// top_rx_surf
module top_rx_surf(
	input 			clk,
	input 			rst_n,
	input 			data_rx,
	output			flag_en_1, 
	output [7:0]	addr_daohang_data,
	output [12:0]	data_rx_end_internet
    );
	wire 	[7:0]	data_tx;
	wire	[92:0]	nav_data;
	assign	data_rx_end_internet = nav_data[92:80];
surf_internet_rx u_surf_internet_rx (
    .clk(clk), 
    .rst_n(rst_n), 
    .data_rx(data_tx), 
    .rx_int(rx_int), 
	.flag_en_1(flag_en_1),
	.addr_daohang_data(addr_daohang_data),
    .data_rx_end_internet(nav_data)
    );
uart_bps_1 u_uart_bps_1 (
    .clk(clk), 
    .rst_n(rst_n), 
    .cnt_start(bps_start),
    .bps_sig(clk_bps)
    );
uart_receive_1 u_uart_receive_1 (
    .clk(clk), 
    .rst_n(rst_n), 
    .clk_bps(clk_bps), 
    .data_rx(data_rx), 
    .rx_int(rx_int), 
    .data_tx(data_tx), 
    .bps_start(bps_start)
    );
endmodule
Settings: LEC_CHECK=0, CAP_MARGIN=20, CORE_MARGIN=2, CORE_UTILIZATION=70, CTS_CLUSTER_DIAMETER=150, CTS_CLUSTER_SIZE=15, PLACE_DENSITY_LB_ADDON=0.06, SLEW_MARGIN=20; clock period 2.49 ns.
run.sh (not shown) runs the stock make flow with config.mk's settings and CLKGATE_MAP_FILE=.
The baseline finished with negative setup slack left.
Change:
- CORE_UTILIZATION: 70 -> 69
- CTS_CLUSTER_DIAMETER: 150 -> not set
- CTS_CLUSTER_SIZE: 15 -> not set
- PLACE_DENSITY_LB_ADDON: 0.06 -> not set
- clock period: 2.49 -> 4.44 ns (I/O delays scaled with it)
Result:
- The new run finished with timing, DRC and antenna clean
- worst hold slack loses 0.0075 ns
- final cell count is lower by 6.6%
- routed wire length is lower by 17%
- setup slack gains 1.9 ns
- power is lower by 36%
Change:
- CORE_UTILIZATION: 69 -> 72
- CTS_CLUSTER_DIAMETER: not set -> 377
- PLACE_DENSITY: not set -> 0.38
- clock period: 4.44 -> 9.07 ns (I/O delays scaled with it)
Outcome:
- The changed run passed the timing, design-rule and antenna checks
- final area hardly moves
- clock-buffer cell count came out lower by 2
- register-to-register slack is better by 4.4 ns
- setup slack is better by 4.4 ns
- routed wire length came out higher by a little under a tenth
- via count came out higher slightly
- cell count came out lower slightly
- sequential power came out lower by well over a third
- area after synthesis does not change
- synthesized cell count stays the same
- power came out lower by well over a third
Change:
- ABC_AREA: not set -> 1
- CAP_MARGIN: 20 -> 0
- CTS_CLUSTER_DIAMETER: 377 -> not set
- CTS_CLUSTER_SIZE: not set -> 76
- PLACE_DENSITY: 0.38 -> not set
- PLACE_DENSITY_LB_ADDON: not set -> 0.01
- SETUP_SLACK_MARGIN: not set -> 0.72
- clock period: 9.07 -> 2.53 ns (I/O delays scaled with it)
Effect:
- The changed run failed in 5_1_grt
- area after synthesis rises by 5.1%
- die size is higher by 4.9%
- synthesized cell count is higher by 35%
Change:
- HOLD_SLACK_MARGIN: not set -> 0.29
- SETUP_SLACK_MARGIN: 0.72 -> 1.03
- clock period: 2.53 -> 3.6 ns (I/O delays scaled with it)
- The new run passed the timing, design-rule and antenna checks
- die area does not change
- synthesized area stays the same
- synthesized cell count is unchanged

* * *

exp/ember:
Starting RTL as in the previous note.
Settings: LEC_CHECK=0, ABC_AREA=1, CAP_MARGIN=20, CELL_PAD_IN_SITES_DETAIL_PLACEMENT=2, CELL_PAD_IN_SITES_GLOBAL_PLACEMENT=0, CORE_MARGIN=3, CORE_UTILIZATION=72, CTS_CLUSTER_SIZE=93, GPL_TIMING_DRIVEN=0, HOLD_SLACK_MARGIN=0.29, MAX_ROUTING_LAYER=met5, MIN_ROUTING_LAYER=met2, PLACE_DENSITY=0.73, SETUP_SLACK_MARGIN=0.41, SLEW_MARGIN=20; clock period 6.96 ns.
exp/ember did not make it past 3_5_place_dp, where a tool error ended it.
Inputs modified between exp/ember and exp/garnet:
- a deleted GPL_TIMING_DRIVEN that had been 0
- an added PLACE_DENSITY_LB_ADDON of 0.01
- a change of CTS_CLUSTER_SIZE from 93 to 76
- a deleted MIN_ROUTING_LAYER that had been met2
- a deleted HOLD_SLACK_MARGIN that had been 0.29
- a deleted CELL_PAD_IN_SITES_DETAIL_PLACEMENT that had been 2
- a deleted PLACE_DENSITY that had been 0.73
- a change of CORE_MARGIN from 3 to 2
- a deleted CELL_PAD_IN_SITES_GLOBAL_PLACEMENT that had been 0
- a deleted MAX_ROUTING_LAYER that had been met5
- a deleted SETUP_SLACK_MARGIN that had been 0.41
- a change of CORE_UTILIZATION from 72 to 69
- a change of the clock period (ns, I/O delays scaled along) from 6.96 to 2.53
### Flow results
Between exp/ember and exp/garnet, the row count is lower for exp/ember. Comparing die area for exp/ember and exp/garnet, the bigger number came from exp/garnet. Reported for exp/ember and exp/garnet, post-synthesis share of cell area spent on full adders, half adders and majority gates turned out identical to the last digit. Diff exp/garnet..exp/ember | count of instantiated cells in the yosys netlist | unchanged. Status exp/garnet: flow complete, layout not clean - setup timing. Area of the placeable core, exp/ember and exp/garnet, higher one = exp/garnet.
Changes in exp/delta relative to exp/garnet:
- setting SETUP_SLACK_MARGIN to -0.56 for the first time
- changing CAP_MARGIN from 20 to 15
- changing CORE_UTILIZATION from 69 to 72
- removing CTS_CLUSTER_SIZE (formerly 76)
- removing PLACE_DENSITY_LB_ADDON (formerly 0.01)
- removing ABC_AREA (formerly 1)
- changing the clock period (ns, I/O delays scaled along) from 2.53 to 8.38
[summary]
exp/delta went all the way through synthesis, placement and routing and the layout is clean on timing, DRC and antenna.
Of exp/garnet and exp/delta, the higher final non-filler cell total belongs to exp/garnet.
The total area of sequential cells of exp/delta and that of exp/garnet are within noise of each other.
Compared exp/delta vs exp/garnet, and sequential power is down in exp/delta.
Changes in exp/maple relative to exp/delta:
- changing CORE_UTILIZATION from 72 to 57
- removing SETUP_SLACK_MARGIN (formerly -0.56)
- changing CAP_MARGIN from 15 to 20
- setting CTS_CLUSTER_SIZE to 29 for the first time
- changing the clock period (ns, I/O delays scaled along) from 8.38 to 6.86
Results
- On worst setup slack after placement: between exp/delta and exp/maple, it ends up lower for exp/maple.
- Going from exp/delta to exp/maple, post-route core utilization went down 15 points, mean number of vias per cell -8.6%.
- Relative to exp/delta, vias after detailed routing decreased by 4.6% in exp/maple.
- When exp/maple is measured against exp/delta, its endpoint arrival time on the critical path turns out 0.04 ns higher.
- Cmp exp/delta and exp/maple / highest achievable clock rate / lower: exp/maple
- In exp/maple, worst clock skew is lower than in exp/delta.
- exp/delta -> exp/maple: post-route standard cell area excluding fillers increased slightly
--- input diff exp/maple..exp/fjord ---
- a change of CORE_UTILIZATION from 57 to 66
- a deleted CTS_CLUSTER_SIZE that had been 29
- an added SETUP_SLACK_MARGIN of 2.05
- a change of the clock period (ns, I/O delays scaled along) from 6.86 to 8.38
Flip-flop and latch share of the layout cell area: exp/fjord > exp/maple. Delta(wire length, exp/fjord - exp/maple) > 0. Total power improves in exp/fjord relative to exp/maple. Of exp/maple and exp/fjord, the run reporting the higher finished layout cell area was exp/maple. The well tap count in exp/fjord sits 15% below the value recorded for exp/maple. Changes observed in exp/fjord relative to exp/maple: stage delay of the slowest cell on the critical path held, switching fraction of total power shows an increase of 0.56 points. The period utilization reported for exp/fjord is smaller than that of exp/maple by 12 points. NOTE achievable frequency exp/maple->exp/fjord decreased slightly. exp/fjord: all stages complete, timing, DRC and antenna checks passed.
Power figures rest on the tool's default switching activity, not on a simulated workload.
